[flow/run.sh]
#!/bin/bash
# the make line also repeats each setting of config.mk as NAME=value (left out here)
make -C /OpenROAD-flow-scripts/flow DESIGN_CONFIG=/design/flow/config.mk WORK_HOME=/design/flow/orfs CLKGATE_MAP_FILE= finish
[flow/config.mk]
export PLATFORM = sky130hd
export DESIGN_NAME = mips_top
export DESIGN_NICKNAME = mips_top
export VERILOG_FILES = /design/flow/design.v
export SDC_FILE = /design/flow/constraint.sdc
export NUM_CORES = 4
export LEC_CHECK = 0
export CAP_MARGIN = 20
export CORE_MARGIN = 2
export CORE_UTILIZATION = 59
export CTS_CLUSTER_SIZE = 14
export SETUP_SLACK_MARGIN = 0.5
export SLEW_MARGIN = 20
[flow/constraint.sdc]
create_clock -name core_clock -period 3.76 [get_ports {clk}]
set_input_delay 0.7520 -clock core_clock [delete_from_list [all_inputs] [get_ports {clk}]]
set_output_delay 0.7520 -clock core_clock [all_outputs]
set_load 0.01 [all_outputs]
[flow/design.v]
`timescale 1ns/1ns
module IF (
    input           clk,rst,sel,
    input   [31:0]  Shift_address,
    output  [31:0]  PC,
    output  [31:0]  PC_out);
    wire [31:0] PC1;
    assign PC_out = PC + 32'd1;
    mux2_1 mux (PC_out, Shift_address,sel,PC1);
    D_32 d1(PC1,PC,clk,rst);
endmodule
module IF_ID (
    input   [31:0]  in1,in2,
    input           clk,rst,flush,
    output  [31:0]  out1,out2);
    reg [31:0] instr;
    D_32 d1(in1,out1,clk,rst);
    always @ (posedge clk or posedge rst)
    begin
    if(rst==1)
    instr<=32'hFC000000;
    else if(flush)
    instr<=32'hFC000000;
    else
    instr<=in2;
    end
    assign out2 = instr;
endmodule
module ID (
    input       [31:0]  in1,WriteData,
    input               clk,rst,RegWrite,
    input       [4:0]   Destination,
    output      [31:0]  Data1,Data2,
    output      [31:0]  extend,
    output      [4:0]   Rd,Rs,Rt);
    assign extend = {{16{in1[15]}}, in1[15:0]};
    assign Rd = in1[15:11];
    assign Rs = in1[25:21];
    assign Rt = in1[20:16];
    RegFile File (clk,rst,RegWrite,in1[25:21],in1[20:16],Destination,WriteData,Data1,Data2);
endmodule
module control( Instruction, WB,MEM,EX);
    input [31:0] Instruction;
    output       MEM,WB;
    output [3:0] EX;
    reg     [1:0]   ALUOp;
    reg             ALUSrc,Branch,RegWrite,RegDst;
    always @(*) begin
        case(Instruction[31:26])
            6'b000000: begin
                ALUOp = 2'b10;
                ALUSrc = 0;
                Branch = 0;
                RegWrite = 1;
                RegDst = 1;
            end
            6'b000100: begin
                ALUOp = 2'b01;
                ALUSrc = 0;
                Branch = 1;
                RegWrite = 0;
                RegDst = 0;
            end
            6'b001000: begin
                ALUOp = 2'b00;
                ALUSrc = 1;
                Branch = 0;
                RegWrite = 1;
                RegDst = 0;
            end
            default: begin
                ALUOp = 2'b00;
                ALUSrc = 0;
                Branch = 0;
                RegWrite = 0;
                RegDst = 0;
            end
        endcase
    end
    assign WB = RegWrite;
    assign MEM = Branch;
    assign EX = {RegDst,ALUOp,ALUSrc};
endmodule
module RegFile(
    input           clk,reset,RegWrite,
    input   [4:0]   ReadReg1,ReadReg2,WriteReg,
    input   [31:0]  WriteData,
    output  [31:0]  ReadData1,ReadData2);
    wire [31:0] r[31:0];
    wire [31:0] enable;
    wire [31:0] out1,out2;
    genvar i;
    decoder d(WriteReg,enable);
    generate
    for(i=0;i<32;i=i+1) begin : regs
    dff_reg f(clk,reset,RegWrite & enable[i],WriteData,r[i]);
    end
    endgenerate
    assign out1 = r[ReadReg1];
    assign out2 = r[ReadReg2];
    assign ReadData1 = (RegWrite && WriteReg == ReadReg1) ? WriteData : out1;
    assign ReadData2 = (RegWrite && WriteReg == ReadReg2) ? WriteData : out2;
endmodule
module ID_EX (
    input   [31:0]  in1, in2, in3, in4,
    input   [4:0]   in5,in6,in7,
    input   [3:0]   ex_in,
    input           clk,rst,flush,mem_in,wb_in,
    output  [4:0]   Rd,Rs,Rt,
    output  [31:0]  A,B,Address,extend,
    output          mem_out,wb_out,ALUSrc,RegDst,
    output  [1:0]   ALUOp);
    D_32 d1(in1,A,clk,rst);
    D_32 d2(in2,B,clk,rst);
    D_32 d3(in3,Address,clk,rst);
    D_32 d4(in4,extend,clk,rst);
    D_5 d5(in5,Rd,clk,rst);
    D_5 d6(in6,Rs,clk,rst);
    D_5 d7(in7,Rt,clk,rst);
    d_ff     ff1     (.clk(clk),.rst(rst),.d(wb_in & ~flush),.q(wb_out));
    d_ff     ff3     (.clk(clk),.rst(rst),.d(mem_in & ~flush),.q(mem_out));
    d_ff     ff6     (.clk(clk),.rst(rst),.d(ex_in[0]),.q(ALUSrc));
    d_ff     ff8     (.clk(clk),.rst(rst),.d(ex_in[1]),.q(ALUOp[0]));
    d_ff     ff9     (.clk(clk),.rst(rst),.d(ex_in[2]),.q(ALUOp[1]));
    d_ff     ff10    (.clk(clk),.rst(rst),.d(ex_in[3]),.q(RegDst));
endmodule
module EX(
    input   [31:0]  pc,extended,reg1,reg2,data,wbdata,
    input           ALUSrc,RegDst,
    input   [1:0]   ALUOp,
    input   [4:0]   Rd,Rt,
    input   [1:0]   A,B,
    output  [31:0]  pc_in,alu_result,
    output  [4:0]   dst,
    output          zero);
    wire [31:0] ALUIn1,ALUIn2,ALUIn2_temp;
    wire op0,op1,op2;
    bit32ADD pc_add      (.in1(pc),.in2(extended<<2),.out(pc_in));
    mux2_1   mux_alu     (.in1(ALUIn2_temp),.in2(extended),.sel(ALUSrc),.out(ALUIn2));
    mux3_1   mux_alu_2   (.in1(reg2),.in2(data),.in3(wbdata),.sel(B),.out(ALUIn2_temp));
    mux3_1   mux_alu_1   (.in1(reg1),.in2(data),.in3(wbdata),.sel(A),.out(ALUIn1));
    MyALU    alu         (.in1(ALUIn1),.in2(ALUIn2),.op({op0|op2,op1}),.alu_result(alu_result),.zero(zero));
    ALU_ctrl ctrl        (.func(extended[5:0]),.alu_op0(ALUOp[0]),.alu_op1(ALUOp[1]),.op({op2,op1,op0}));
    assign dst = RegDst ? Rd : Rt;
endmodule
module MyALU(
    input [31:0] in1,in2,
    input [1:0] op,
    output [31:0] alu_result,
    output zero);
    wire [31:0] and_wire, or_wire, add_wire, sub_wire;
    bit32AND  and_op    (.in1(in1),.in2(in2),.out(and_wire));
    bit32OR   or_op     (.in1(in1),.in2(in2),.out(or_wire));
    bit32ADD  add_op    (.in1(in1),.in2(in2),.out(add_wire));
    bit32SUB  sub_op    (.in1(in1),.in2(in2),.out(sub_wire));
    bit32_4to1mux mux (.in1(and_wire),.in2(add_wire),.in3(or_wire),.in4(sub_wire),.sel(op),.out(alu_result));
    assign zero = (alu_result == 32'b0);
endmodule
module ALU_ctrl (func,alu_op0,alu_op1,op);
    input alu_op0,alu_op1;
    input [5:0] func;
    output [2:0] op;
    assign op[0] = (~alu_op1 & alu_op0) | (alu_op1 & func[1]);
    assign op[1] = (~func[2]) | (~alu_op1);
    assign op[2] = (func[1] & alu_op1) | alu_op0;
endmodule
module EX_MEM(
    input   [31:0]  pc_in,alu_result_in,
    input   [4:0]   dstreg_in,
    input           zero_in,clk,rst,flush,wb_in,mem_in,
    output  [31:0]  pc_out,alu_result_out,
    output  [4:0]   dstreg_out,
    output          zero_out,mem_out,wb_out);
    D_32   pc_reg              (.in(pc_in),.clk(clk),.rst(rst),.out(pc_out));
    D_32   alu_result_reg      (.in(alu_result_in),.clk(clk),.rst(rst),.out(alu_result_out));
    D_5    dstreg_reg          (.in(dstreg_in),.clk(clk),.rst(rst),.out(dstreg_out));
    d_ff   zero_reg            (.d(zero_in),.clk(clk),.rst(rst),.q(zero_out));
    d_ff   RegWrite_reg        (.d(wb_in & ~flush),.clk(clk),.rst(rst),.q(wb_out));
    d_ff   branch_reg          (.d(mem_in & ~flush),.clk(clk),.rst(rst),.q(mem_out));
endmodule
module MEM(
    input           branch,zero,
    output          PCSrc);
    and     g1          (PCSrc,branch,zero);
endmodule
module MEM_WB(
    input   [31:0]  alu_result_in,
    input   [4:0]   dstreg_in,
    input           clk,rst,wb_in,
    output  [31:0]  alu_result_out,
    output  [4:0]   dstreg_out,
    output          RegWrite);
    D_32   alu_result  (.in(alu_result_in),.clk(clk),.rst(rst),.out(alu_result_out));
    D_5    dstreg_reg  (.in(dstreg_in),.clk(clk),.rst(rst),.out(dstreg_out));
    d_ff   wb_reg      (.d(wb_in),.clk(clk),.rst(rst),.q(RegWrite));
endmodule
module WB(
    input   [31:0]  alu_result,
    output  [31:0]  write_data);
    assign write_data = alu_result;
endmodule
module hazard(input [4:0] Rs,Rt,Rd_mem,Rd_wb,
    input wb_mem,wb_wb,
    output reg [1:0] A,B);
    always @(*) begin
        if (wb_mem && Rs == Rd_mem)     A = 2'd1;
        else if (wb_wb && Rs == Rd_wb)  A = 2'd2;
        else                            A = 2'd0;
        if (wb_mem && Rt == Rd_mem)     B = 2'd1;
        else if (wb_wb && Rt == Rd_wb)  B = 2'd2;
        else                            B = 2'd0;
    end
endmodule
module mux2_1(in1,in2,sel,out);
    input [31:0] in1,in2;
    input sel;
    output reg [31:0]out;
    always @*
    begin
    case (sel)
    1'b0: out=in1;
    1'b1: out=in2;
    endcase
    end
endmodule
module mux3_1(in1,in2,in3,sel,out);
    input [31:0] in1,in2,in3;
    input [1:0] sel;
    output reg [31:0]out;
    always @*
    begin
    case (sel)
    2'd1: out=in2;
    2'd2: out=in3;
    default: out=in1;
    endcase
    end
endmodule
module bit32_4to1mux(
    output [31:0] out,
    input [31:0] in1,in2,in3,in4,
    input [1:0] sel);
    wire [31:0] out1,out2;
    mux2_1 mux1(.out(out1),.sel(sel[0]),.in1(in1),.in2(in2));
    mux2_1 mux2(.out(out2),.sel(sel[0]),.in1(in3),.in2(in4));
    mux2_1 mux3(.out(out),.sel(sel[1]),.in1(out1),.in2(out2));
endmodule
module bit32AND (
    output [31:0] out,
    input [31:0] in1,in2);
    assign {out}=in1 & in2;
endmodule
module bit32OR (
    output [31:0] out,
    input [31:0] in1,in2);
    assign {out}=in1 | in2;
endmodule
module bit32ADD (
    output [31:0] out,
    input [31:0] in1,in2);
    assign {out}=in1 + in2;
endmodule
module bit32SUB (
    output [31:0] out,
    input [31:0] in1,in2);
    assign {out}=in1 + (~in2) + 1;
endmodule
module d_ff(
    input d,clk,rst,
    output reg q);
    always @(posedge clk or posedge rst) begin
        if(rst)
            q <= 1'b0;
        else
            q <= d;
    end
endmodule
module D_32(in,out,clk,rst);
    input[31:0] in;
    input clk,rst;
    output reg [31:0] out;
    always @ (posedge clk or posedge rst)
    begin
    if(rst==1)
    out<=0;
    else
    out<=in;
    end
endmodule
module dff_reg(clk,rst,en,D,Q);
    input [31:0] D;
    input clk,rst,en;
    output reg [31:0]Q;
    always @(posedge clk or posedge rst)
    begin
    if(rst==1)
    Q<=32'd0;
    else if(en)
    Q<=D;
    end
endmodule
module D_5(in,out,clk,rst);
    input[4:0] in;
    input clk,rst;
    output reg [4:0] out;
    always @ (posedge clk or posedge rst)
    begin
    if(rst==1)
    out<=0;
    else
    out<=in;
    end
endmodule
module decoder(in,out);
    input [4:0] in;
    output [31:0] out;
    assign out = 32'd1 << in;
endmodule
module mips_top (
    input           clk,
    input           rst,
    output  [31:0]  imem_addr,
    input   [31:0]  imem_data,
    output          wb_en,
    output  [4:0]   wb_reg,
    output  [31:0]  wb_data);
    wire            flush;
    wire            PCSrc,RegWrite,ALUSrc,RegDst,zero_EXOut,zero_MEMIn,branch;
    wire    [1:0]   ALUOp;
    wire    [3:0]   EX_ctrl;
    wire            MEM_ctrl,MEM_ctrl1;
    wire            WB_ctrl,WB_ctrl1,WB_ctrl2;
    wire    [31:0]  Shift_address,WriteData;
    wire    [31:0]  Rs_IDOut,Rt_IDOut,Rs_EXIn,Rt_EXIn;
    wire    [31:0]  extended_IDOut,extended_EXIn;
    wire    [31:0]  instr_IDIn;
    wire    [31:0]  PC_IFOut,PC_IDIn,PC_EXIn,PC_EXOut;
    wire    [31:0]  ALUResult_EXOut,ALUResult_MEMIn,ALUResult_WBIn;
    wire    [1:0]   a,b;
    wire    [4:0]   WriteReg,Rs_out,Rt_out,Rd_addr_IDOut,Rs_Addr_ID_out,Rt_Addr_ID_out,Rd_addr_EXIn,Dst_EXOut,Rd_addr_MEMIn;
    IF      fetch   (.clk(clk),.rst(rst),.sel(PCSrc),.Shift_address(Shift_address),.PC_out(PC_IFOut),.PC(imem_addr));
    IF_ID   if_id   (.clk(clk),.rst(rst),.flush(flush),.in1(PC_IFOut),.in2(imem_data),.out1(PC_IDIn),.out2(instr_IDIn));
    ID      decode  (.clk(clk),.rst(rst),.in1(instr_IDIn),.WriteData(WriteData),.RegWrite(RegWrite),
                     .Destination(WriteReg),.Data1(Rs_IDOut),.Data2(Rt_IDOut),.extend(extended_IDOut),
                     .Rd(Rd_addr_IDOut),.Rs(Rs_out),.Rt(Rt_out));
    control ctrl    (.Instruction(instr_IDIn),.EX(EX_ctrl),.MEM(MEM_ctrl),.WB(WB_ctrl));
    ID_EX   id_ex   (.clk(clk),.rst(rst),.flush(flush),.in1(Rs_IDOut),.in2(Rt_IDOut),.in3(PC_IDIn),.in4(extended_IDOut),
                     .in5(Rd_addr_IDOut),.in6(Rs_out),.in7(Rt_out),.ex_in(EX_ctrl),.mem_in(MEM_ctrl),.wb_in(WB_ctrl),
                     .Rd(Rd_addr_EXIn),.A(Rs_EXIn),.B(Rt_EXIn),.Address(PC_EXIn),.extend(extended_EXIn),
                     .wb_out(WB_ctrl1),.mem_out(MEM_ctrl1),.ALUSrc(ALUSrc),.RegDst(RegDst),.ALUOp(ALUOp),
                     .Rs(Rs_Addr_ID_out),.Rt(Rt_Addr_ID_out));
    EX      execute (.pc(PC_EXIn),.extended(extended_EXIn),.reg1(Rs_EXIn),.reg2(Rt_EXIn),.ALUSrc(ALUSrc),.RegDst(RegDst),
                     .ALUOp(ALUOp),.Rd(Rd_addr_EXIn),.Rt(Rt_Addr_ID_out),.dst(Dst_EXOut),
                     .pc_in(PC_EXOut),.alu_result(ALUResult_EXOut),.zero(zero_EXOut),
                     .data(ALUResult_MEMIn),.wbdata(WriteData),.A(a),.B(b));
    EX_MEM  ex_mem  (.clk(clk),.rst(rst),.flush(flush),.pc_in(PC_EXOut),.alu_result_in(ALUResult_EXOut),.dstreg_in(Dst_EXOut),
                     .zero_in(zero_EXOut),.wb_in(WB_ctrl1),.mem_in(MEM_ctrl1),.pc_out(Shift_address),
                     .alu_result_out(ALUResult_MEMIn),.dstreg_out(Rd_addr_MEMIn),.zero_out(zero_MEMIn),.mem_out(branch),
                     .wb_out(WB_ctrl2));
    MEM     mem     (.PCSrc(PCSrc),.branch(branch),.zero(zero_MEMIn));
    MEM_WB  mem_wb  (.clk(clk),.rst(rst),.alu_result_in(ALUResult_MEMIn),.dstreg_in(Rd_addr_MEMIn),.wb_in(WB_ctrl2),
                     .alu_result_out(ALUResult_WBIn),.dstreg_out(WriteReg),.RegWrite(RegWrite));
    WB      WriteBack (.alu_result(ALUResult_WBIn),.write_data(WriteData));
    hazard  hz      (.Rs(Rs_Addr_ID_out),.Rt(Rt_Addr_ID_out),.Rd_mem(Rd_addr_MEMIn),.Rd_wb(WriteReg),
                     .wb_mem(WB_ctrl2),.wb_wb(RegWrite),.A(a),.B(b));
    assign flush = PCSrc;
    assign wb_en   = RegWrite;
    assign wb_reg  = WriteReg;
    assign wb_data = WriteData;
endmodule
==> results of run 1 <==
==> per-layer routing <==
layer,global-route usage,share of wire
met1,0.649,0.34
met4,0.422,0.11
met2,0.710,0.38
met3,0.281,0.16
met5,0.0136,0.0014
==> repair_timing <==
action,in CTS,in global routing
endpoints found under the setup margin,51,63
pin swaps,43,48
resized,126,87
hold buffers,0,0
hold endpoints to repair,0,0
buffers inserted,67,42
==> stage by stage <==
stage | TNS [ns] | power, mW | hold slack, ns | cells
2_1_floorplan | - | 17.0 | 0.331 | 5808
6_report | -19.94 | 33.5 | 0.347 | 8016
3_5_place_dp | -26.09 | 18.4 | 0.335 | 7635
3_3_place_gp | -24.09 | 18.4 | 0.332 | 7635
4_1_cts | -18.81 | 33.2 | 0.348 | 7961
5_1_grt | -25.50 | 34.2 | 0.354 | 8004
==> final cells by class <==
cell class,count,share of cell area
Clock inverter,60,0.00863
Inverter,121,0.00548
Antenna cell,12,0.000360
Multi-Input combinational cell,3786,0.396
Sequential cell,1358,0.407
Clock buffer,199,0.0502
Timing Repair Buffer,968,0.109
Tap cell,1512,0.0227
==> out/results.txt, run 1 <==
Yosys reg bits = 1358
Comb power = 3.16 mW
H-tree Lvls = 4
Sw frac = 0.257
Critical Path Slowest Stage Cell = or4_4
Syn Area/Cell = 11.7 sq um
Comb gate area = 0.0331 sq mm
Stages on worst setup path = 22
Period utilization = 1.43
Worst setup SP type = register
Fail Reasons = negative setup slack
Actual slew at the worst max-slew pin = 1.32 ns
Via count = 62000
Number of fill cells in the layout = 8070
Post-Synth Adder-Cell Area = 0.0237
Critical path required time = 4.46 ns
RR Endpoint = ex_mem.zero_reg.q
Buf/Inv on CP = 3
Top-count cell post-synth = dfrtp_1
Nets = 6542
Die W = 344 um
Clock sink count = 1358
Status = finished with violations
Synth Seq Share = 0.499
Asr flop ratio synth = 1.00
LEAKAGE = 39.3 nW
Ordered list of cells on the worst path = xor2_1 -> nor4_2 -> and3_4 -> buf_12 -> mux2i_2 -> a211oi_2 -> a21oi_2 -> ha_4 -> nor2b_4 -> a311oi_4 -> buf_4 -> nor4b_4 -> nor2_4 -> a211o_1 -> a211oi_2 -> nand4bb_1 -> or4_4 -> or4_4 -> nor4_4 -> buf_4 -> nand4b_1 -> nor4_2
PwrDens = 402 mW/mm^2
Final Setup Violations = 27
Ports = 104
Cells after Synth = 5808
Flop area = 0.0340 sq mm
Relative slew margins = 0.121
Vias per inst = 7.74
Worst hold path cell count = 0
Die Y = 344 um
Hold Crit Class = reg2reg
Total GRT Usage = 0.536
Pwr top = registers
Core Area = 0.114 sq mm
Net Count, Synth = 5970
Clock-pin slew on the worst setup and hold paths = 0.06 ns
Yosys Instances = 5808
Row cnt = 124
Grt ovf = 0
First-pass GRT wire length = 445000 um
TritonRoute pass-1 iters = 14
Top Family by Delay on Critical Path = simple AND/OR/NAND/NOR gates
Share of power burned in registers = 0.458
TritonCTS clock tree = done
Fin area = 0.0835 sq mm
Synth top area share = 0.497
Setup ws final = -1.61 ns
Total wire length = 320000 um
Chip Area, Yosys = 0.0681 sq mm
DRC = 0
Mux frac, synth = 0.186
Late-Pin Clk Latency = 0.82 ns
Crit Path Category = reg2reg
Max VDD drop = 0.525 mV
Most area-hungry cell type in the Yosys netlist = dfrtp_1
Total CTS buffers = 145
Largest net degree at the start of global routing = 101
Post-DP HPWL = 196000 um
Max clock buf depth = 3
P_clk = 15.0 mW
Top area cell types = dfrtp_1 50%, mux2_2 18%, a221oi_1 4.2%
Yosys warnings = 10
P_sw = 8.62 mW
R2R Setup Slk = -1.61 ns
Port Buffers = 103
Seq pwr = 15.4 mW
FF-to-FF path depth = 22
Area after DPL = 0.0766 sq mm
Final Slew Violations = 0
Simple share = 0.0618
CTS root buffer = clkbuf_16
Arr. time, crit path = 6.07 ns
Count of cell types in the netlist = 99
Crit end category = register
Post-synthesis cell area = 0.0681 sq mm
Complex Gates by Area = 0.178
FP Core Util = 0.595
Xor+xnor area frac = 0.0139
Crit-path max FO = 9
Reg-to-Reg Start = mem_wb.dstreg_reg.out[2]
Hold path start = if_id.d1.out[19]
Area grow syn2layout = 22.6%
Chip area = 0.118 sq mm
Crit path from = mem_wb.dstreg_reg.out[2]
Top post-synthesis cells by count = 1352 x dfrtp_1, 1061 x mux2_2, 448 x clkbuf_1, 329 x a221oi_1, 322 x a22oi_1
Int Power = 24.9 mW
Critical path endpoint = ex_mem.zero_reg.q
Part of the power in combinational logic = 0.094
Flip-flops with a built-in enable = 0
Gpl congestion = 1.01
Pre-CTS setup slack = -2.10 ns
Routed WL per cell = 39.9 um
Antenna violations before repair = 20
1st-iter DRT viols = 10600
Power share of the clock group = 0.447
CP max stage delay = 0.46 ns
Hold Violations, Final = 0
Vias in the first global route = 59600
RSZ-0062 raised after global routing = true
Tool Warnings = 98
Fmax = 186 MHz
ANT nets after route = 0
Post-layout util = 0.730
Final Critical Period = 5.37 ns
Clock Skews = 0.0347 ns
Min-Delay Endpoint = id_ex.d3.out[19]
Max_cap viols = 0
Logic family by area = multiplexers
Top FF cell, synth = dfrtp_1
==> inputs of run 2 (changes only) <==
Settings changed: CORE_UTILIZATION 59 to 61, CTS_CLUSTER_DIAMETER set to 358, CTS_CLUSTER_SIZE 14 to 15, PLACE_DENSITY set to 0.6, SETUP_SLACK_MARGIN 0.5 to -0.38.
==> run 2 against run 1 <==
Against the previous run:
- still fails the layout checks on negative setup slack
- first-iteration DRC count grew 4.3%
- fmax shrank 2.8%
- non-clock buffer count shrank 45
- routed wire length grew 0.44%
- critical path depth grew 1
- power shrank 15%
- clock-buffer cell count shrank 89
- critical endpoint unchanged
- combinational power is essentially flat
==> out/results.txt, run 2 <==
Crit end category = register
Post-CTS Hold Fix Bufs = 0 (unchanged)
Antenna violations before repair = 29 (+45%)
Clock Skews = 0.0475 ns (+0.0128 ns)
Critical Path Slowest Stage Cell = or4_4
Logic family by area = multiplexers
Hold Violations, Final = 0 (unchanged)
Crit-path max FO = 5 (-4)
Part of the power in combinational logic = 0.110 (+0.016)
Xor+xnor area frac = 0.0139 (unchanged)
RSZ-0062 raised after global routing = true
Total wire length = 321000 um (+0.44%)
Area after DPL = 0.0767 sq mm (about the same)
H-tree Lvls = 3 (-1)
Max_cap viols = 0 (unchanged)
Die Y = 338 um (-1.6%)
Power share of the clock group = 0.355 (-0.092)
Min-Delay Endpoint = id_ex.d4.out[0]
Syn Area/Cell = 11.7 sq um (unchanged)
PwrDens = 355 mW/mm^2 (-12%)
CTS root buffer = clkbuf_16
Reg-to-Reg Start = id_ex.d7.out[1]
CP max stage delay = 0.47 ns (about the same)
Share of power burned in registers = 0.535 (+0.077)
Max clock buf depth = 3 (unchanged)
Tool Warnings = 94 (-4.1%)
Buf/Inv on CP = 4 (+1)
Clock-pin slew on the worst setup and hold paths = 0.08 ns (+0.02 ns)
Synth Seq Share = 0.499 (unchanged)
Max VDD drop = 0.361 mV (-31%)
Mux frac, synth = 0.186 (unchanged)
Top post-synthesis cells by count = 1352 x dfrtp_1, 1061 x mux2_2, 448 x clkbuf_1, 329 x a221oi_1, 322 x a22oi_1
Nets = 6452 (-1.4%)
RR Endpoint = ex_mem.zero_reg.q
Total CTS buffers = 100 (-31%)
LEAKAGE = 37.9 nW (-3.6%)
Worst hold path cell count = 0 (unchanged)
TritonRoute pass-1 iters = 11 (-3)
Fail Reasons = negative setup slack
Seq pwr = 15.3 mW (about the same)
Ordered list of cells on the worst path = buf_6 -> xor2_1 -> nor4_1 -> buf_4 -> nand3_4 -> buf_6 -> a211oi_2 -> a21o_1 -> ha_2 -> ha_1 -> or2_1 -> a311oi_4 -> buf_4 -> nor4b_4 -> nor2_4 -> a211o_1 -> a211oi_2 -> nand4bb_1 -> or4_4 -> or4_4 -> nor4_4 -> nand4b_1 -> nor4_2
First-pass GRT wire length = 448000 um (+0.69%)
Net Count, Synth = 5970 (unchanged)
Core Area = 0.111 sq mm (-3.2%)
ANT nets after route = 0 (unchanged)
Worst setup SP type = register
Crit Path Category = reg2reg
P_clk = 10.2 mW (-32%)
Total GRT Usage = 0.552 (+0.0156)
Chip Area, Yosys = 0.0681 sq mm (unchanged)
Yosys Instances = 5808 (unchanged)
Vias per inst = 7.94 (+2.7%)
Post-Synth Adder-Cell Area = 0.0237 (unchanged)
Hold path start = if_id.instr[0]
Top-count cell post-synth = dfrtp_1
Yosys warnings = 10 (unchanged)
Ports = 104 (unchanged)
Area grow syn2layout = 18.6%
Top FF cell, synth = dfrtp_1
Post-layout util = 0.730 (about the same)
Comb power = 3.14 mW (about the same)
Asr flop ratio synth = 1.00 (unchanged)
Actual slew at the worst max-slew pin = 1.35 ns (+0.0349 ns)
Final Critical Period = 5.53 ns (+0.157 ns)
Row cnt = 122 (-1.6%)
FF-to-FF path depth = 23 (+4.5%)
Cells after Synth = 5808 (unchanged)
Clock sink count = 1358 (unchanged)
Final Setup Violations = 28 (+3.7%)
Setup_tns = -21.21 ns (-1.27 ns)
Die W = 338 um (-1.6%)
Via count = 62100 (+0.068%)
Flip-flops with a built-in enable = 0 (unchanged)
Fin area = 0.0808 sq mm (-3.3%)
Arr. time, crit path = 6.18 ns (+0.11 ns)
Crit path from = id_ex.d7.out[1]
Final hold slack = 0.335 ns (-0.0117 ns)
Count of cell types in the netlist = 99 (unchanged)
Late-Pin Clk Latency = 0.77 ns (-0.05 ns)
P_sw = 7.60 mW (-12%)
Grt ovf = 0 (unchanged)
R2R Setup Slk = -1.77 ns (-0.16 ns)
Chip area = 0.114 sq mm (-3.2%)
Simple share = 0.0618 (unchanged)
TritonCTS clock tree = done
Sw frac = 0.265 (+0.00839)
Post-synthesis cell area = 0.0681 sq mm (unchanged)
Pwr top = registers
DRC = 0 (unchanged)
Top Family by Delay on Critical Path = simple AND/OR/NAND/NOR gates
Status = finished with violations
1st-iter DRT viols = 11100 (+4.3%)
Int Power = 21.1 mW (-16%)
Yosys reg bits = 1358 (unchanged)
Critical path endpoint = ex_mem.zero_reg.q
Final Slew Violations = 0 (unchanged)
Complex Gates by Area = 0.178 (unchanged)
Gpl congestion = 1.07 (+5.6%)
Period utilization = 1.47 (+0.0417)
FP Core Util = 0.615 (+0.0198)
Vias in the first global route = 59600 (+0.025%)
Fmax = 181 MHz (-2.8%)
Synth top area share = 0.497 (unchanged)
Most area-hungry cell type in the Yosys netlist = dfrtp_1
Stages on worst setup path = 23 (+4.5%)
Critical path required time = 4.42 ns (-0.04 ns)
Post-DP HPWL = 199000 um (+1.7%)
Top area cell types = dfrtp_1 50%, mux2_2 18%, a221oi_1 4.2%
Routed WL per cell = 41.1 um (+3.0%)
Hold Crit Class = reg2reg
Setup ws final = -1.77 ns (-0.157 ns)
Port Buffers = 103 (unchanged)
Relative slew margins = 0.0982 (-0.0233)
Largest net degree at the start of global routing = 86 (-15%)
==> run 2: final cells by class <==
| class | instances | area (sq um) |
|---|---|---|
| Sequential cell | 1358 | 34000 |
| Multi-Input combinational cell | 3786 | 33100 |
| Fill cell | 7665 | 29900 |
| Timing Repair Buffer | 923 | 8610 |
| Clock buffer | 110 | 2580 |
| Tap cell | 1488 | 1860 |
| Inverter | 121 | 458 |
| Clock inverter | 6 | 103 |
| Antenna cell | 21 | 52.6 |
==> run 2: repair_timing <==
action                     CTS  global route
gates resized              110           117
setup endpoints to repair   21            23
pin swaps                   39            28
setup buffers               33            24
==> run 2: layer usage <==
| metal | wire [um] | vias to the layer above | share of wire | global-route usage |
|---|---|---|---|---|
| met5 | 460 | - | 0.0014 | 0.0183 |
| met4 | 35400 | 43 | 0.11 | 0.426 |
| met3 | 54900 | 2607 | 0.17 | 0.310 |
| met2 | 124000 | 6251 | 0.38 | 0.730 |
| met1 | 107000 | 30200 | 0.33 | 0.657 |
| li1 | - | 23000 | - | - |
==> run 2: through the flow <==
stage                     total power [mW]  worst slack (ns)  instances
after floorplan                       17.0            -15.77       5808
after global placement                18.4             -1.88       7627
after detailed placement              18.5             -1.89       7628
after CTS                             28.4             -1.55       7772
after global routing                  29.3             -1.87       7795
final                                 28.7             -1.77       7813
==> inputs of run 3 (changes only) <==
Settings changed: CORE_ASPECT_RATIO set to 1.07, CTS_CLUSTER_DIAMETER 358 to not set, CTS_CLUSTER_SIZE 15 to not set, GPL_TIMING_DRIVEN set to 1, MAX_ROUTING_LAYER set to met5, PLACE_DENSITY 0.6 to not set, PLACE_DENSITY_LB_ADDON set to 0.17, SETUP_SLACK_MARGIN -0.38 to not set, TNS_END_PERCENT set to 35.
Clock period 3.76 ns to 8.33 ns, I/O delays scaled along.
==> run 3 against run 2 <==
Against the previous run:
- sequential power shrank 55%
- the run now finishes clean
- critical path depth shrank 4
- non-clock buffer count shrank 655
- register-to-register slack gained 3.6 ns
==> out/results.txt, run 3 <==
Setup_tns = 0 ns (+21.21 ns)
Post-synthesis cell area = 0.0681 sq mm (unchanged)
Post-DP HPWL = 166000 um (-16%)
Buf/Inv on CP = 2 (-2)
Chip Area, Yosys = 0.0681 sq mm (unchanged)
Top FF cell, synth = dfrtp_1
Final Slew Violations = 0 (unchanged)
Tool Warnings = 125 (+33%)
Stages on worst setup path = 19 (-17%)
Clock Skews = 0.0354 ns (-0.0121 ns)
Met3 Wirelength = 51700 um (-5.9%)
Arr. time, crit path = 7.23 ns (+1.05 ns)
Late-Pin Clk Latency = 0.80 ns (+0.03 ns)
FP Core Util = 0.616 (+0.000864)
CP max stage delay = 0.78 ns (+0.31 ns)
Crit-path max FO = 30 (+25)
Hold Crit Class = reg2reg
Vias per inst = 8.07 (+1.6%)
Routed WL per cell = 40.5 um (-1.3%)
Asr flop ratio synth = 1.00 (unchanged)
Syn Area/Cell = 11.7 sq um (unchanged)
Port Buffers = 103 (unchanged)
Setup ws final = 1.80 ns (+3.57 ns)
Critical Path Slowest Stage Cell = dfrtp_1
Critical path required time = 9.03 ns (+4.61 ns)
Post-CTS sizing = 0 (-100%)
1st-iter DRT viols = 10500 (-5.2%)
Ordered list of cells on the worst path = xor2_1 -> nor4_1 -> and3_2 -> buf_4 -> mux2i_1 -> a211oi_1 -> a21oi_1 -> ha_1 -> inv_2 -> nor3_2 -> a21o_1 -> xnor2_1 -> a2111o_1 -> nand4bb_1 -> or4_1 -> or4_1 -> nor4_1 -> nand4b_1 -> nor4_2
Flip-flops with a built-in enable = 0 (unchanged)
RSZ-0062 raised after global routing = false
Pre-CTS setup slack = 1.86 ns (+3.75 ns)
CTS root buffer = clkbuf_16
Crit end category = register
Fmax = 153 MHz (-15%)
Reg-to-Reg Start = mem_wb.dstreg_reg.out[2]
Die W = 327 um (-3.3%)
RR Endpoint = ex_mem.zero_reg.q
Post-CTS setup buffer count = 0 (-100%)
ANT nets after route = 0 (unchanged)
Simple share = 0.0618 (unchanged)
Status = complete, no violations
Total wire length = 295000 um (-8.1%)
Post-CTS Hold Fix Bufs = 0 (unchanged)
Clock sink count = 1358 (unchanged)
Worst setup SP type = register
Net Count, Synth = 5970 (unchanged)
Top post-synthesis cells by count = 1352 x dfrtp_1, 1061 x mux2_2, 448 x clkbuf_1, 329 x a221oi_1, 322 x a22oi_1
Yosys reg bits = 1358 (unchanged)
LEAKAGE = 35.1 nW (-7.3%)
Clock-pin slew on the worst setup and hold paths = 0.07 ns (about the same)
Antenna violations before repair = 27 (-6.9%)
Max VDD drop = 0.201 mV (-44%)
Max_cap viols = 0 (unchanged)
Period utilization = 0.784 (-0.686)
Part of the power in combinational logic = 0.078 (-0.032)
Relative slew margins = 0.0287 (-0.0695)
Largest net degree at the start of global routing = 175 (+100%)
Synth top area share = 0.497 (unchanged)
Met2 wire length = 113000 um (-8.5%)
Die Y = 350 um (+3.4%)
Power share of the clock group = 0.450 (+0.095)
Top Family by Delay on Critical Path = simple AND/OR/NAND/NOR gates
Top-count cell post-synth = dfrtp_1
DRC = 0 (unchanged)
Yosys Instances = 5808 (unchanged)
Yosys warnings = 10 (unchanged)
Most area-hungry cell type in the Yosys netlist = dfrtp_1
Int Power = 10.9 mW (-48%)
Chip area = 0.114 sq mm (about the same)
P_clk = 6.61 mW (-35%)
Grt ovf = 0 (unchanged)
P_sw = 3.77 mW (-50%)
Complex Gates by Area = 0.178 (unchanged)
First-pass GRT wire length = 414000 um (-7.6%)
Top Layer Used = met5
Post-Synth Adder-Cell Area = 0.0237 (unchanged)
Hold Violations, Final = 0 (unchanged)
Sw frac = 0.256 (-0.00903)
Xor+xnor area frac = 0.0139 (unchanged)
Count of cell types in the netlist = 99 (unchanged)
Comb power = 1.14 mW (-64%)
R2R Setup Slk = 1.80 ns (+3.57 ns)
PwrDens = 194 mW/mm^2 (-45%)
Total CTS buffers = 140 (+40%)
Final Setup Violations = 0 (-100%)
Total GRT Usage = 0.510 (-0.0417)
TritonRoute pass-1 iters = 13 (+2)
Top area cell types = dfrtp_1 50%, mux2_2 18%, a221oi_1 4.2%
Area grow syn2layout = 11.2%
Actual slew at the worst max-slew pin = 1.45 ns (+0.0997 ns)
Max clock buf depth = 3 (unchanged)
Critical path endpoint = ex_mem.zero_reg.q
Share of power burned in registers = 0.472 (-0.063)
Via count = 58700 (-5.4%)
Crit path from = mem_wb.dstreg_reg.out[2]
TritonCTS clock tree = done
Cells after Synth = 5808 (unchanged)
FF-to-FF path depth = 19 (-17%)
Crit Path Category = reg2reg
Final Critical Period = 6.53 ns (+1.00 ns)
Hold path start = if_id.instr[7]
Gpl congestion = 1.00 (-6.1%)
Core Area = 0.111 sq mm (-0.14%)
Mux frac, synth = 0.186 (unchanged)
H-tree Lvls = 4 (+1)
Logic family by area = multiplexers
Min-Delay Endpoint = id_ex.d4.out[7]
WL met1 = 97900 um (-8.3%)
Row cnt = 126 (+3.3%)
Worst hold path cell count = 0 (unchanged)
Nets = 5837 (-9.5%)
Vias in the first global route = 56200 (-5.8%)
Pwr top = registers
Ports = 104 (unchanged)
Seq pwr = 6.94 mW (-55%)
Number of fill cells in the layout = 7897 (+3.0%)
Synth Seq Share = 0.499 (unchanged)
-- run 3: per-stage QoR --
step | util | area (sq um) | total power, mW | hold WS, ns | std cells
final | 0.685 | 75700 | 14.7 | 0.326 | 7275
after global routing | 0.685 | 75700 | 15.0 | 0.350 | 7260
after CTS | 0.685 | 75700 | 14.6 | 0.344 | 7256
after detailed placement | 0.642 | 70900 | 8.14 | 0.335 | 7004
after global placement | 0.642 | 70900 | 8.12 | 0.332 | 7004
after floorplan | - | 68100 | 7.68 | 0.331 | 5808
-- run 3: layout make-up --
type / instances / area, sq um / share of cell area
clock buffer: 203 / 4120 / 0.0544
clock inverter: 49 / 638 / 0.00842
inverter: 121 / 458 / 0.00605
timing repair buffer: 268 / 2390 / 0.0316
sequential: 1358 / 34000 / 0.449
multi-input combinational: 3786 / 32300 / 0.426
tap: 1472 / 1840 / 0.0243
antenna: 18 / 45.0 / 0.000595
-- run 3: metal layers --
layer / GRT usage / up-vias
met5: 0.0506 / -
met4: 0.383 / 48
met3: 0.295 / 2348
met2: 0.679 / 5759
met1: 0.600 / 28700
li1: - / 21900
==> inputs of run 4 (changes only) <==
Settings changed: ABC_AREA set to 1, CORE_ASPECT_RATIO 1.07 to 1.46, CORE_UTILIZATION 61 to 72, CTS_CLUSTER_DIAMETER set to 394, CTS_CLUSTER_SIZE set to 98, GPL_TIMING_DRIVEN 1 to not set, MAX_ROUTING_LAYER met5 to not set, PLACE_DENSITY set to 0.38, PLACE_DENSITY_LB_ADDON 0.17 to not set, TNS_END_PERCENT 35 to 5.
Clock period 8.33 ns to 3.32 ns, I/O delays scaled along.
==> run 4 against run 3 <==
Against the previous run:
- die area shrank 13%
- area after synthesis grew 2.8%
- synthesized cell count grew 52%
- the run now fails in 5_1_grt
==> out/results.txt, run 4 <==
Yosys warnings = 10 (unchanged)
Yosys Instances = 8813 (+52%)
Status = aborted with a tool error
Cells after Synth = 8813 (+52%)
Post-DP HPWL = 234000 um (+41%)
Mux frac, synth = 0 (-0.186)
Core Area = 0.0967 sq mm (-13%)
Last step reached = 5_1_grt
Simple share = 0.191 (+0.129)
Clock sink count = 1358 (unchanged)
Yosys reg bits = 1358 (unchanged)
Syn Area/Cell = 7.94 sq um (-32%)
Net Count, Synth = 8975 (+50%)
CTS root buffer = clkbuf_16
Flip-flops with a built-in enable = 0 (unchanged)
Die Y = 381 um (+8.9%)
Row cnt = 138 (+9.5%)
Chip Area, Yosys = 0.0700 sq mm (+2.8%)
Top post-synthesis cells by count = 2262 x nand2_1, 1352 x dfrtp_1, 1300 x o21ai_0, 1037 x inv_1, 453 x nor2_1
Top-count cell post-synth = nand2_1
Top FF cell, synth = dfrtp_1
Gpl congestion = 1.28 (+28%)
Max clock buf depth = 3 (unchanged)
Synth Seq Share = 0.486 (-0.0134)
H-tree Lvls = 1 (-3)
Logic family by area = AND-OR/OR-AND gates
Grt ovf = 4
Area after DPL = 0.0779 sq mm (+9.8%)
Die W = 262 um (-20%)
Stop Error = [ERROR GRT-0232] Routing congestion too high. Check the congestion heatmap in the GUI.
Most area-hungry cell type in the Yosys netlist = dfrtp_1
Synth top area share = 0.484 (-0.0133)
Ports = 104 (unchanged)
Chip area = 0.0997 sq mm (-13%)
Top area cell types = dfrtp_1 48%, nand2_1 12%, o21ai_0 9.3%
Count of cell types in the netlist = 62 (-37%)
Post-synthesis cell area = 0.0700 sq mm (+2.8%)
Asr flop ratio synth = 1.00 (unchanged)
Xor+xnor area frac = 0.00821 (-0.00568)
Post-Synth Adder-Cell Area = 0.0231 (-0.000638)
Total CTS buffers = 17 (-88%)
Total GRT Usage = 0.784
FP Core Util = 0.724 (+0.108)
Post-CTS Hold Fix Bufs = 0 (unchanged)
Complex Gates by Area = 0.201 (+0.0228)
Port Buffers = 103 (unchanged)
[run 4: per-layer routing]
| layer | GRT overflow | track usage |
|---|---|---|
| met1 | 0 | 0.801 |
| met2 | 3 | 0.897 |
| met4 | 1 | 0.732 |
| met5 | 0 | 0.468 |
| met3 | 0 | 0.683 |
[run 4: through the flow]
step / setup WS [ns] / TNS [ns] / instances / utilization / total power [mW]
CTS: -0.825 / -10.79 / 10500 / 0.814 / 26.7
global placement: -1.04 / -16.15 / 10500 / 0.805 / 21.2
detailed placement: -1.13 / -17.78 / 10500 / 0.805 / 21.3
floorplan: -16.12 / - / 8813 / - / 19.6
[run 4: timing repair]
action / CTS
resized: 85
setup endpoints to repair: 30
hold endpoints to repair: 0
pin swaps: 5
setup buffers: 8
==> inputs of run 5 (changes only) <==
Settings changed: ABC_AREA 1 to not set, CELL_PAD_IN_SITES_DETAIL_PLACEMENT set to 1, CELL_PAD_IN_SITES_GLOBAL_PLACEMENT set to 3, CORE_ASPECT_RATIO 1.46 to 0.52, CORE_UTILIZATION 72 to 62, CTS_CLUSTER_DIAMETER 394 to 134, CTS_CLUSTER_SIZE 98 to 97, GPL_TIMING_DRIVEN set to 0, HOLD_SLACK_MARGIN set to 0.2, PLACE_DENSITY 0.38 to 0.42, SETUP_SLACK_MARGIN set to 0.21, SLEW_MARGIN 20 to 40, TNS_END_PERCENT 5 to 40.
Clock period 3.32 ns to 5.19 ns, I/O delays scaled along.
==> run 5 against run 4 <==
Against the previous run:
- the flow stops in 3_1_place_gp_skip_io
- synthesized cell count is 34% lower
- die area is 13% higher
- area after synthesis is 2.7% lower
==> out/results.txt, run 5 <==
Post-Synth Adder-Cell Area = 0.0237 (+0.000638)
Syn Area/Cell = 11.7 sq um (+48%)
Die Y = 243 um (-36%)
Chip Area, Yosys = 0.0681 sq mm (-2.7%)
Cells after Synth = 5808 (-34%)
Top FF cell, synth = dfrtp_1
Top-count cell post-synth = dfrtp_1
Status = aborted with a tool error
Count of cell types in the netlist = 99 (+60%)
Top post-synthesis cells by count = 1352 x dfrtp_1, 1061 x mux2_2, 448 x clkbuf_1, 329 x a221oi_1, 322 x a22oi_1
Flip-flops with a built-in enable = 0 (unchanged)
Complex Gates by Area = 0.178 (-0.0228)
Asr flop ratio synth = 1.00 (unchanged)
Yosys warnings = 10 (unchanged)
Net Count, Synth = 5970 (-33%)
Logic family by area = multiplexers
Stop Error = [ERROR GPL-0301] Utilization 113.753 % exceeds 100%.
Most area-hungry cell type in the Yosys netlist = dfrtp_1
Simple share = 0.0618 (-0.129)
Synth Seq Share = 0.499 (+0.0134)
Chip area = 0.113 sq mm (+13%)
Mux frac, synth = 0.186 (+0.186)
Xor+xnor area frac = 0.0139 (+0.00568)
Core Area = 0.109 sq mm (+12%)
FP Core Util = 0.627 (-0.0969)
Yosys reg bits = 1358 (unchanged)
Top area cell types = dfrtp_1 50%, mux2_2 18%, a221oi_1 4.2%
Post-synthesis cell area = 0.0681 sq mm (-2.7%)
Last step reached = 3_1_place_gp_skip_io
Yosys Instances = 5808 (-34%)
Row cnt = 87 (-37%)
Die W = 464 um (+77%)
Synth top area share = 0.497 (+0.0133)
==> inputs of run 6 (changes only) <==
Settings changed: ABC_AREA set to 1, CELL_PAD_IN_SITES_DETAIL_PLACEMENT 1 to 2, CELL_PAD_IN_SITES_GLOBAL_PLACEMENT 3 to 1, CORE_ASPECT_RATIO 0.52 to not set, CORE_MARGIN 2 to 9, CORE_UTILIZATION 62 to 40, CTS_CLUSTER_DIAMETER 134 to 176, CTS_CLUSTER_SIZE 97 to not set, GPL_ROUTABILITY_DRIVEN set to 0, HOLD_SLACK_MARGIN 0.2 to 0.04, MAX_ROUTING_LAYER set to met4, MIN_ROUTING_LAYER set to met2, PLACE_DENSITY 0.42 to not set, PLACE_DENSITY_LB_ADDON set to 0.04, SETUP_SLACK_MARGIN 0.21 to not set, SLEW_MARGIN 40 to 15, TNS_END_PERCENT 40 to not set.
Clock period 5.19 ns to 8.0 ns, I/O delays scaled along.
==> run 6 against run 5 <==
Against the previous run:
- the run fails in 5_1_grt
- synthesized cell count grew 52%
- area after synthesis grew 2.8%
- die area grew 69%
==> out/results.txt, run 6 <==
Die Y = 436 um (+80%)
Cells after Synth = 8813 (+52%)
Top area cell types = dfrtp_1 48%, nand2_1 12%, o21ai_0 9.3%
CTS root buffer = clkbuf_16
Row cnt = 153 (+76%)
Logic family by area = AND-OR/OR-AND gates
Top post-synthesis cells by count = 2262 x nand2_1, 1352 x dfrtp_1, 1300 x o21ai_0, 1037 x inv_1, 453 x nor2_1
Syn Area/Cell = 7.94 sq um (-32%)
Count of cell types in the netlist = 62 (-37%)
Synth Seq Share = 0.486 (-0.0134)
Placed Instances = 11300
Post-CTS setup buffer count = 0
Stop Error = [ERROR GRT-0116] Global routing finished with congestion. Check the congestion regions in the DRC Viewer.
Post-CTS sizing = 0
Post-DP HPWL = 375000 um
Grt ovf = 7320
Top FF cell, synth = dfrtp_1
Max clock buf depth = 3
Post-synthesis cell area = 0.0700 sq mm (+2.8%)
H-tree Lvls = 4
Xor+xnor area frac = 0.00821 (-0.00568)
Ports = 104
Chip area = 0.190 sq mm (+69%)
Port Buffers = 103
Chip Area, Yosys = 0.0700 sq mm (+2.8%)
FP Core Util = 0.403 (-0.224)
Status = aborted with a tool error
Post-Synth Adder-Cell Area = 0.0231 (-0.000638)
Last step reached = 5_1_grt
Net Count, Synth = 8975 (+50%)
Total CTS buffers = 162
Simple share = 0.191 (+0.129)
Top-count cell post-synth = nand2_1
Asr flop ratio synth = 1.00 (unchanged)
Synth top area share = 0.484 (-0.0133)
Post-CTS Hold Fix Bufs = 0
Yosys warnings = 10 (unchanged)
Mux frac, synth = 0 (-0.186)
Flip-flops with a built-in enable = 0 (unchanged)
Clock sink count = 1358
Most area-hungry cell type in the Yosys netlist = dfrtp_1
Yosys reg bits = 1358 (unchanged)
Yosys Instances = 8813 (+52%)
Total GRT Usage = 0.940
Complex Gates by Area = 0.201 (+0.0228)
Core Area = 0.174 sq mm (+60%)
Die W = 436 um (-5.9%)
==> run 6: metrics by stage <==
step | cell area (sq um) | total power [mW] | util | hold WS [ns] | setup WS [ns]
after floorplan | 70000 | 8.14 | - | 0.331 | -12.38
after global placement | 73900 | 8.85 | 0.425 | 0.333 | -21.50
after detailed placement | 75400 | 8.95 | 0.434 | 0.336 | 1.68
after CTS | 80900 | 16.7 | 0.465 | 0.344 | 1.55
==> run 6: per-layer routing <==
layer,track usage,GRT overflow
met2,0.918,1142
met3,1.08,5591
met5,-,-
met1,-,-
met4,0.756,587
==> inputs of run 7 (changes only) <==
Settings changed: ABC_AREA 1 to not set, CELL_PAD_IN_SITES_DETAIL_PLACEMENT 2 to not set, CELL_PAD_IN_SITES_GLOBAL_PLACEMENT 1 to not set, CORE_MARGIN 9 to 2, CORE_UTILIZATION 40 to 56, CTS_CLUSTER_DIAMETER 176 to not set, CTS_CLUSTER_SIZE set to 15, GPL_ROUTABILITY_DRIVEN 0 to not set, GPL_TIMING_DRIVEN 0 to not set, HOLD_SLACK_MARGIN 0.04 to not set, MAX_ROUTING_LAYER met4 to not set, MIN_ROUTING_LAYER met2 to not set, PLACE_DENSITY set to 0.6, PLACE_DENSITY_LB_ADDON 0.04 to not set, SLEW_MARGIN 15 to 20.
Clock period 8.0 ns to 3.76 ns, I/O delays scaled along.
==> run 7 against run 6 <==
Against the previous run:
- the layout now fails its checks (negative setup slack)
- die area down 35%
- area after synthesis down 2.7%
- synthesized cell count down 34%
==> out/results.txt, run 7 <==
Gpl congestion = 1.00
Top post-synthesis cells by count = 1352 x dfrtp_1, 1061 x mux2_2, 448 x clkbuf_1, 329 x a221oi_1, 322 x a22oi_1
Mux frac, synth = 0.186 (+0.186)
Relative slew margins = 0.161
TritonRoute pass-1 iters = 11
Pre-CTS setup slack = -1.95 ns (-3.64 ns)
Critical Path Slowest Stage Cell = o21ai_0
Non-filler cells, final = 8121
Via count = 61500
Top-count cell post-synth = dfrtp_1
Comb power = 3.28 mW
Flop area = 0.0340 sq mm
Synth top area share = 0.497 (+0.0133)
Logic family by area = multiplexers
Complex Gates by Area = 0.178 (-0.0228)
CP max stage delay = 0.54 ns
Asr flop ratio synth = 1.00 (unchanged)
Fin area = 0.0845 sq mm
Grt ovf = 0
Sw frac = 0.257
Area grow syn2layout = 24.1%
Fail Reasons = negative setup slack
Crit end category = register
Hold path start = if_id.d1.out[31]
Chip Area, Yosys = 0.0681 sq mm (-2.7%)
Xor+xnor area frac = 0.0139 (+0.00568)
Comb gate area = 0.0338 sq mm
Post-DP HPWL = 199000 um (-47%)
Total GRT Usage = 0.507
Global route hottest layer = met2
Tool Warnings = 94
Number of fill cells in the layout = 8764
Chip area = 0.124 sq mm (-35%)
DRC = 0
Vias in the first global route = 59600
Antenna violations before repair = 20
Yosys warnings = 10 (unchanged)
Post-layout util = 0.703
Seq pwr = 15.4 mW
Max clock buf depth = 3 (unchanged)
Cells after Synth = 5808 (-34%)
RSZ-0062 raised after global routing = true
Top Family by Delay on Critical Path = simple AND/OR/NAND/NOR gates
Late-Pin Clk Latency = 0.82 ns
Nets = 6539
Part of the power in combinational logic = 0.097
Crit path from = mem_wb.dstreg_reg.out[4]
Crit Path Category = reg2reg
Max_cap viols = 0
R2R Setup Slk = -1.50 ns
Reg-to-Reg Start = mem_wb.dstreg_reg.out[4]
Area after DPL = 0.0772 sq mm (+2.4%)
Pwr top = registers
Row cnt = 127 (-17%)
Share of power burned in registers = 0.456
Yosys Instances = 5808 (-34%)
GRT met2 Usage = 0.681
Period utilization = 1.40
Final Setup Violations = 24
Setup ws final = -1.50 ns
Flip-flops with a built-in enable = 0 (unchanged)
P_sw = 8.66 mW
Simple share = 0.0618 (-0.129)
Syn Area/Cell = 11.7 sq um (+48%)
Vias per inst = 7.58
Total CTS buffers = 148 (-8.6%)
Largest net degree at the start of global routing = 83
Worst hold path cell count = 0
Synth Seq Share = 0.499 (+0.0134)
Yosys reg bits = 1358 (unchanged)
Worst setup SP type = register
Clock-pin slew on the worst setup and hold paths = 0.07 ns
First-pass GRT wire length = 449000 um
Arr. time, crit path = 5.97 ns
CTS root buffer = clkbuf_16
Port Buffers = 103 (unchanged)
TritonCTS clock tree = done
LEAKAGE = 39.5 nW
Stages on worst setup path = 19
FF-to-FF path depth = 19
Routed WL per cell = 39.6 um
Fmax = 190 MHz
Global Route met1 Usage = 0.628
Clock Skews = 0.0434 ns
Buf/Inv on CP = 3
Critical path required time = 4.47 ns
Ordered list of cells on the worst path = xor2_1 -> nor4_2 -> and3_2 -> buf_12 -> buf_12 -> mux2i_1 -> o21ai_0 -> ha_1 -> buf_4 -> a2111o_1 -> or4_4 -> o21a_4 -> a31oi_4 -> nor3b_4 -> nor4_1 -> o2bb2ai_1 -> a221o_1 -> nand4bb_1 -> nor4_2
Top area cell types = dfrtp_1 50%, mux2_2 18%, a221oi_1 4.2%
Crit-path max FO = 7
Max VDD drop = 0.517 mV
Int Power = 25.1 mW
Hold Violations, Final = 0
Hold Crit Class = reg2reg
Placed Instances = 7772 (-31%)
Die Y = 353 um (-19%)
FP Core Util = 0.566 (+0.164)
ANT nets after route = 0
Clock sink count = 1358 (unchanged)
Final Slew Violations = 0
Min-Delay Endpoint = id_ex.d3.out[31]
Post-CTS Hold Fix Bufs = 0 (unchanged)
Net Count, Synth = 5970 (-33%)
Power share of the clock group = 0.447
Core Area = 0.120 sq mm (-31%)
Actual slew at the worst max-slew pin = 1.26 ns
Top FF cell, synth = dfrtp_1
Met3 usage = 0.258
1st-iter DRT viols = 10800
Final hold slack = 0.332 ns
Total wire length = 322000 um
Die W = 353 um (-19%)
Most area-hungry cell type in the Yosys netlist = dfrtp_1
Post-Synth Adder-Cell Area = 0.0237 (+0.000638)
PwrDens = 399 mW/mm^2
H-tree Lvls = 4 (unchanged)
Post-synthesis cell area = 0.0681 sq mm (-2.7%)
Final Critical Period = 5.26 ns
P_clk = 15.1 mW
RR Endpoint = ex_mem.zero_reg.q
Critical path endpoint = ex_mem.zero_reg.q
Status = finished with violations
Ports = 104 (unchanged)
Count of cell types in the netlist = 99 (+60%)
==> run 7: per-stage QoR <==
stage / power (mW) / TNS, ns
global route: 34.4 / -23.54
finish: 33.7 / -19.18
global placement: 18.5 / -25.90
detailed placement: 18.5 / -25.27
CTS: 33.4 / -18.37
floorplan: 17.0 / -
==> run 7: what timing repair did <==
| action | in CTS | in global routing |
|---|---|---|
| buffers inserted | 43 | 36 |
| gates cloned | 1 | 0 |
| setup endpoints to repair | 26 | 29 |
| hold endpoints to repair | 0 | 0 |
| gates resized | 196 | 174 |
| pin swaps | 88 | 115 |
==> run 7: layout make-up <==
cell class / instances / area share
Sequential cell: 1358 / 0.402
Multi-Input combinational cell: 3786 / 0.400
Timing Repair Buffer: 962 / 0.110
Clock buffer: 224 / 0.0526
Tap cell: 1612 / 0.0239
Clock inverter: 42 / 0.00611
Inverter: 121 / 0.00542
Antenna cell: 16 / 0.000474
==> run 7: metal layers <==
metal,up-vias,part of all wire
li1,23300,-
met1,30400,0.35
met2,5688,0.39
met3,2117,0.16
met4,30,0.096
met5,-,0.0014
==> inputs of run 8 (changes only) <==
Settings changed: ABC_AREA set to 0, CELL_PAD_IN_SITES_GLOBAL_PLACEMENT set to 3, CORE_UTILIZATION 56 to 72, CTS_CLUSTER_SIZE 15 to 14, HOLD_SLACK_MARGIN set to 0.09, PLACE_DENSITY 0.6 to not set, PLACE_DENSITY_LB_ADDON set to 0.01.
Clock period 3.76 ns to 7.49 ns, I/O delays scaled along.
==> run 8 against run 7 <==
Against the previous run:
- the run now fails in 3_1_place_gp_skip_io
- die area is 22% lower
- area after synthesis stayed put
- synthesized cell count stayed put
==> out/results.txt, run 8 <==
Synth top area share = 0.497 (unchanged)
Net Count, Synth = 5970 (unchanged)
Chip area = 0.0970 sq mm (-22%)
Top post-synthesis cells by count = 1352 x dfrtp_1, 1061 x mux2_2, 448 x clkbuf_1, 329 x a221oi_1, 322 x a22oi_1
Cells after Synth = 5808 (unchanged)
Yosys Instances = 5808 (unchanged)
Last step reached = 3_1_place_gp_skip_io
Asr flop ratio synth = 1.00 (unchanged)
Status = aborted with a tool error
Mux frac, synth = 0.186 (unchanged)
Complex Gates by Area = 0.178 (unchanged)
Xor+xnor area frac = 0.0139 (unchanged)
FP Core Util = 0.728 (+0.162)
Row cnt = 112 (-12%)
Top area cell types = dfrtp_1 50%, mux2_2 18%, a221oi_1 4.2%
Core Area = 0.0935 sq mm (-22%)
Post-synthesis cell area = 0.0681 sq mm (unchanged)
Yosys reg bits = 1358 (unchanged)
Simple share = 0.0618 (unchanged)
Top FF cell, synth = dfrtp_1
Die W = 312 um (-12%)
Die Y = 312 um (-12%)
Flip-flops with a built-in enable = 0 (unchanged)
Top-count cell post-synth = dfrtp_1
Synth Seq Share = 0.499 (unchanged)
Count of cell types in the netlist = 99 (unchanged)
Post-Synth Adder-Cell Area = 0.0237 (unchanged)
Syn Area/Cell = 11.7 sq um (unchanged)
Chip Area, Yosys = 0.0681 sq mm (unchanged)
Yosys warnings = 10 (unchanged)
Stop Error = [ERROR FLW-0024] Place density exceeds 1.0 (current PLACE_DENSITY_LB_ADDON =  0.01). Please check if the value of  PLACE_DENSITY_LB_ADDON is between 0 and 0.99.
Logic family by area = multiplexers
Most area-hungry cell type in the Yosys netlist = dfrtp_1
==> inputs of run 9 (changes only) <==
Settings changed: ABC_AREA 0 to 1, CELL_PAD_IN_SITES_DETAIL_PLACEMENT set to 2, CELL_PAD_IN_SITES_GLOBAL_PLACEMENT 3 to not set, CORE_MARGIN 2 to 9, CORE_UTILIZATION 72 to 40, CTS_CLUSTER_SIZE 14 to not set, HOLD_SLACK_MARGIN 0.09 to 0.04, PLACE_DENSITY_LB_ADDON 0.01 to 0.04, SLEW_MARGIN 20 to 15.
Clock period 7.49 ns to 8.0 ns, I/O delays scaled along.
==> run 9 against run 8 <==
Against the previous run:
- the run now finishes clean
- die area increased by 96%
- area after synthesis grew 2.8%
- synthesized cell count is 52% higher
==> out/results.txt, run 9 <==
Status = complete, no violations
Crit path from = mem_wb.dstreg_reg.out[3]
Comb gate area = 0.0300 sq mm
Chip Area, Yosys = 0.0700 sq mm (+2.8%)
Hold path start = if_id.instr[1]
Seq pwr = 7.30 mW
Count of cell types in the netlist = 62 (-37%)
TritonCTS clock tree = done
LEAKAGE = 35.2 nW
Buf/Inv on CP = 7
Flip-flops with a built-in enable = 0 (unchanged)
Min-Delay Endpoint = id_ex.d4.out[1]
Xor+xnor area frac = 0.00821 (-0.00568)
Top Family by Delay on Critical Path = simple AND/OR/NAND/NOR gates
Ports = 104
FF-to-FF path depth = 28
Max_cap viols = 0
Yosys reg bits = 1358 (unchanged)
Die W = 436 um (+40%)
Post-CTS setup buffer count = 0
Row cnt = 153 (+37%)
Sw frac = 0.281
PwrDens = 208 mW/mm^2
Final Slew Violations = 0
Setup_tns = 0 ns
Flop area = 0.0340 sq mm
Largest net degree at the start of global routing = 150
Port Buffers = 103
CTS root buffer = clkbuf_16
RSZ-0062 raised after global routing = false
Hold Violations, Final = 0
Vias per inst = 6.70
1st-iter DRT viols = 10900
Cells after Synth = 8813 (+52%)
Pre-CTS setup slack = 1.72 ns
Vias in the first global route = 78600
Most area-hungry cell type in the Yosys netlist = dfrtp_1
Number of fill cells in the layout = 19400
Comb power = 1.53 mW
Total wire length = 437000 um
Post-Synth Adder-Cell Area = 0.0231 (-0.000638)
DRC = 0
TritonRoute pass-1 iters = 8
Worst setup SP type = register
Syn Area/Cell = 7.94 sq um (-32%)
Complex Gates by Area = 0.201 (+0.0228)
Critical path endpoint = ex_mem.zero_reg.q
Max VDD drop = 0.185 mV
Post-DP HPWL = 281000 um
Tool Warnings = 115
First-pass GRT wire length = 608000 um
Chip area = 0.190 sq mm (+96%)
Share of power burned in registers = 0.440
Pwr top = clock
Part of the power in combinational logic = 0.092
Critical path required time = 8.78 ns
Crit end category = register
Crit Path Category = reg2reg
Synth top area share = 0.484 (-0.0133)
Logic family by area = AND-OR/OR-AND gates
P_clk = 7.75 mW
Post-CTS Hold Fix Bufs = 0
Total GRT Usage = 0.446
Top-count cell post-synth = nand2_1
Fmax = 156 MHz
Relative slew margins = 0.0500
Top post-synthesis cells by count = 2262 x nand2_1, 1352 x dfrtp_1, 1300 x o21ai_0, 1037 x inv_1, 453 x nor2_1
Antenna violations before repair = 73
RR Endpoint = ex_mem.zero_reg.q
Reg-to-Reg Start = mem_wb.dstreg_reg.out[3]
R2R Setup Slk = 1.58 ns
Power share of the clock group = 0.467
Gpl congestion = 1.00
Setup ws final = 1.58 ns
Yosys Instances = 8813 (+52%)
Crit-path max FO = 19
Total CTS buffers = 159
Final Setup Violations = 0
Mux frac, synth = 0 (-0.186)
P_sw = 4.66 mW
Routed WL per cell = 38.7 um
Net Count, Synth = 8975 (+50%)
Placed Instances = 11000
Actual slew at the worst max-slew pin = 1.41 ns
Clock sink count = 1358
ANT nets after route = 0
Die Y = 436 um (+40%)
Non-filler cells, final = 11300
Int Power = 11.9 mW
Period utilization = 0.802
Stages on worst setup path = 28
Grt ovf = 0
CP max stage delay = 0.71 ns
Clock-pin slew on the worst setup and hold paths = 0.06 ns
Simple share = 0.191 (+0.129)
Top FF cell, synth = dfrtp_1
Late-Pin Clk Latency = 0.88 ns
Final Critical Period = 6.42 ns
Clock Skews = 0.0542 ns
Yosys warnings = 10 (unchanged)
Synth Seq Share = 0.486 (-0.0134)
Area grow syn2layout = 14.2%
Worst hold path cell count = 0
Hold Crit Class = reg2reg
Post-synthesis cell area = 0.0700 sq mm (+2.8%)
Nets = 8975
Top area cell types = dfrtp_1 48%, nand2_1 12%, o21ai_0 9.3%
Arr. time, crit path = 7.20 ns
Cell mode on critical path = nand2_1
Via count = 75800
Max clock buf depth = 3
Core Area = 0.174 sq mm (+86%)
H-tree Lvls = 4
Asr flop ratio synth = 1.00 (unchanged)
Post-CTS sizing = 0
Critical Path Slowest Stage Cell = a221oi_1
FP Core Util = 0.403 (-0.326)
==> run 9: layout make-up <==
type	count	share of cell area
Timing Repair Buffer	381	0.0414
Clock inverter	57	0.00849
Inverter	1094	0.0515
Tap cell	2325	0.0364
Multi-Input combinational cell	5819	0.376
Sequential cell	1358	0.426
Antenna cell	45	0.00141
Clock buffer	234	0.0590
==> run 9: per-layer routing <==
layer | global-route usage | part of all wire | vias up
met5 | 0.00277 | 0.0011 | -
met3 | 0.173 | 0.13 | 2090
li1 | - | - | 29500
met4 | 0.351 | 0.098 | 56
met2 | 0.618 | 0.40 | 5654
met1 | 0.549 | 0.37 | 38600
==> run 9: through the flow <==
stage                     hold WS [ns]   util  power (mW)  area, sq um
after floorplan                  0.331      -        8.14        70000
after CTS                        0.338  0.458        16.5        79700
final                            0.331  0.460        16.6        79900
after global placement           0.332  0.427        8.82        74100
after detailed placement         0.336  0.427        8.87        74300
after global routing             0.343  0.459        16.9        79800
No activity file was given, so power comes from the tool's default toggle rates.
